Setup of run A:
Design breakout, start of the top module:
module breakout(
    input logic clk,
    input logic right,
    input logic left,
    input logic reset,
    output logic [2:0] red,
    output logic [2:0] green,
    output logic [2:0] blue,
    output logic hsync,
    output logic vsync
    );
make LEC_CHECK=0 ABC_AREA=1 CAP_MARGIN=20 CORE_MARGIN=2 CORE_UTILIZATION=71 CTS_CLUSTER_DIAMETER=70 HOLD_SLACK_MARGIN=-0.09 MIN_ROUTING_LAYER=met1 PLACE_DENSITY_LB_ADDON=0.27 SETUP_SLACK_MARGIN=1.31 SLEW_MARGIN=20 TNS_END_PERCENT=80 finish   # period 4.44 ns
run.sh (not shown) runs the stock make flow with config.mk's settings and CLKGATE_MAP_FILE=.
Every stage of the flow completed for run A, and the final layout passed the timing, DRC and antenna checks.
Input changes introduced in run B (baseline for comparison: run A):
--- a/flow/config.mk
+++ b/flow/config.mk
@@ -12,2 +12 @@
-export CTS_CLUSTER_DIAMETER = 70
-export HOLD_SLACK_MARGIN = -0.09
+export CTS_CLUSTER_DIAMETER = 344
@@ -15,2 +14 @@
-export PLACE_DENSITY_LB_ADDON = 0.27
-export SETUP_SLACK_MARGIN = 1.31
+export PLACE_DENSITY_LB_ADDON = 0.07
@@ -18 +16 @@
-export TNS_END_PERCENT = 80
+export TNS_END_PERCENT = 35
==> flow/constraint.sdc <==
create_clock -name core_clock -period 3.86 [get_ports {clk}]
set_input_delay 0.7720 -clock core_clock [delete_from_list [all_inputs] [get_ports {clk}]]
set_output_delay 0.7720 -clock core_clock [all_outputs]
set_load 0.01 [all_outputs]
--- outcome ---
- Run B -> run A: effective utilization at floorplan delta 0, exact match
- Diff run A..run B | minimum hold slack | negligible
- Run A was smaller in final cell area than run B.
- Run B packs its core tighter than run A.
- Run B had finished all stages when the layout checks came back failing, citing negative setup slack.
- [compare] base=run A new=run B: area used by sequential logic in the layout lower, final total power grew by 420 uW.
- Run B: clock share of power is 1.5 points lower than what run A reported.
- Looking only at worst setup slack, and setting everything else aside, the lower value of run A and run B goes to run B.
- NOTE: via count in run B exceeds that of run A
- Compared with run A, run B shows slew at the pin closest to its max-slew limit higher by 0.36 ns.
- Run B reports its end point of the critical path as blue[2] while run A reports red[1].
Here is what was changed in the inputs of run C compared with run B.
--- a/flow/config.mk
+++ b/flow/config.mk
@@ -12,0 +13 @@
+export GPL_ROUTABILITY_DRIVEN = 0
@@ -16 +17 @@
-export TNS_END_PERCENT = 35
+export TNS_END_PERCENT = 90
==> flow/constraint.sdc <==
create_clock -name core_clock -period 3.63 [get_ports {clk}]
set_input_delay 0.7260 -clock core_clock [delete_from_list [all_inputs] [get_ports {clk}]]
set_output_delay 0.7260 -clock core_clock [all_outputs]
set_load 0.01 [all_outputs]
[summary]
- The final report for run C shows a completed flow and a layout that fails verification, specifically negative setup slack.
- Sort run B and run C by worst supply voltage drop on vdd, descending, and run B comes first.
- On clock skew, run C tracks run B almost exactly.
- The synthesis-to-finish area growth number comes out lower for run B vs run C.
- The share of the clock period used by the worst path after layout number comes out lower for run B vs run C.
Relative to run C, the following input files were edited for run D:
--- a/flow/config.mk
+++ b/flow/config.mk
@@ -9 +9 @@
-export CAP_MARGIN = 20
+export CAP_MARGIN = 0
@@ -11,2 +11,2 @@
-export CORE_UTILIZATION = 71
-export CTS_CLUSTER_DIAMETER = 344
+export CORE_UTILIZATION = 72
+export CTS_CLUSTER_DIAMETER = 349
@@ -14,4 +14,3 @@
-export MIN_ROUTING_LAYER = met1
-export PLACE_DENSITY_LB_ADDON = 0.07
-export SLEW_MARGIN = 20
-export TNS_END_PERCENT = 90
+export PLACE_DENSITY_LB_ADDON = 0.02
+export SETUP_SLACK_MARGIN = -0.23
+export SLEW_MARGIN = 25
## What came out
- Run D finished all stages; however, its layout fails the closing checks, the failures being negative setup slack.
- Relative to run C, via count decreased by 138 in run D.
- Between run C and run D, the number of tapcells is lower for run D.
- Group drawing the most power = sequential cells: run D; group drawing the most power = clock: run C
- Going from run C to run D, worst slew margin relative to its limit now larger; count of non-CTS buffers in the layout now larger; number of design rule violations left after detail routing comparable; global-route wire length before repair now smaller; design area now larger.
- Compared with run C, run D shows count of cell instances traversed by the critical path higher by 3.
> inputs changed (run D -> run E)
--- a/flow/config.mk
+++ b/flow/config.mk
@@ -9 +9 @@
-export CAP_MARGIN = 0
+export CAP_MARGIN = 20
@@ -11,6 +11,2 @@
-export CORE_UTILIZATION = 72
-export CTS_CLUSTER_DIAMETER = 349
-export GPL_ROUTABILITY_DRIVEN = 0
-export PLACE_DENSITY_LB_ADDON = 0.02
-export SETUP_SLACK_MARGIN = -0.23
-export SLEW_MARGIN = 25
+export CORE_UTILIZATION = 65
+export SLEW_MARGIN = 20
==> flow/constraint.sdc <==
create_clock -name core_clock -period 4.7 [get_ports {clk}]
set_input_delay 0.9400 -clock core_clock [delete_from_list [all_inputs] [get_ports {clk}]]
set_output_delay 0.9400 -clock core_clock [all_outputs]
set_load 0.01 [all_outputs]
## What came out
Run E finished end to end and its layout was clean on timing, DRC and antenna.
Taking run E over run D, the final design instance area without fill ratio works out to 0.925.
The higher combinational gate power came out of run D.
Run D -> run E: wire length on met3 decreased by more than a quarter
Run E against run D: total wire length moved down; transition time at the pin with the least slew margin went up by 0.083 ns; via density per instance now sits lower; leakage dissipation shrank by 9.0%.
There was hardly any difference in worst hold margin between run D and run E.
The layout clock buffer count of run E falls short of that of run D by 2.
Compared with run D, run E shows total chip power lower by 25%.
Edits applied to the flow inputs when going from run E to run F:
--- a/flow/config.mk
+++ b/flow/config.mk
@@ -8 +7,0 @@
-export ABC_AREA = 1
@@ -11 +10,2 @@
-export CORE_UTILIZATION = 65
+export CORE_UTILIZATION = 40
+export SETUP_SLACK_MARGIN = -0.14
==> flow/constraint.sdc <==
create_clock -name core_clock -period 6.49 [get_ports {clk}]
set_input_delay 1.2980 -clock core_clock [delete_from_list [all_inputs] [get_ports {clk}]]
set_output_delay 1.2980 -clock core_clock [all_outputs]
set_load 0.01 [all_outputs]
- Run F finished end to end and its layout was clean on timing, DRC and antenna.
- Taking run E as the reference, in run F part of the total power dissipated in the clock network increased by 1.7 points relative to the old numbers; routed length on met3 fell 2.1 mm.
- Per the comparison of run F with run E, total chip power shows a reduction of 26%, portion of total power attributed to combinational logic decreased 1.3 points.
Power and IR drop assume default switching activity.
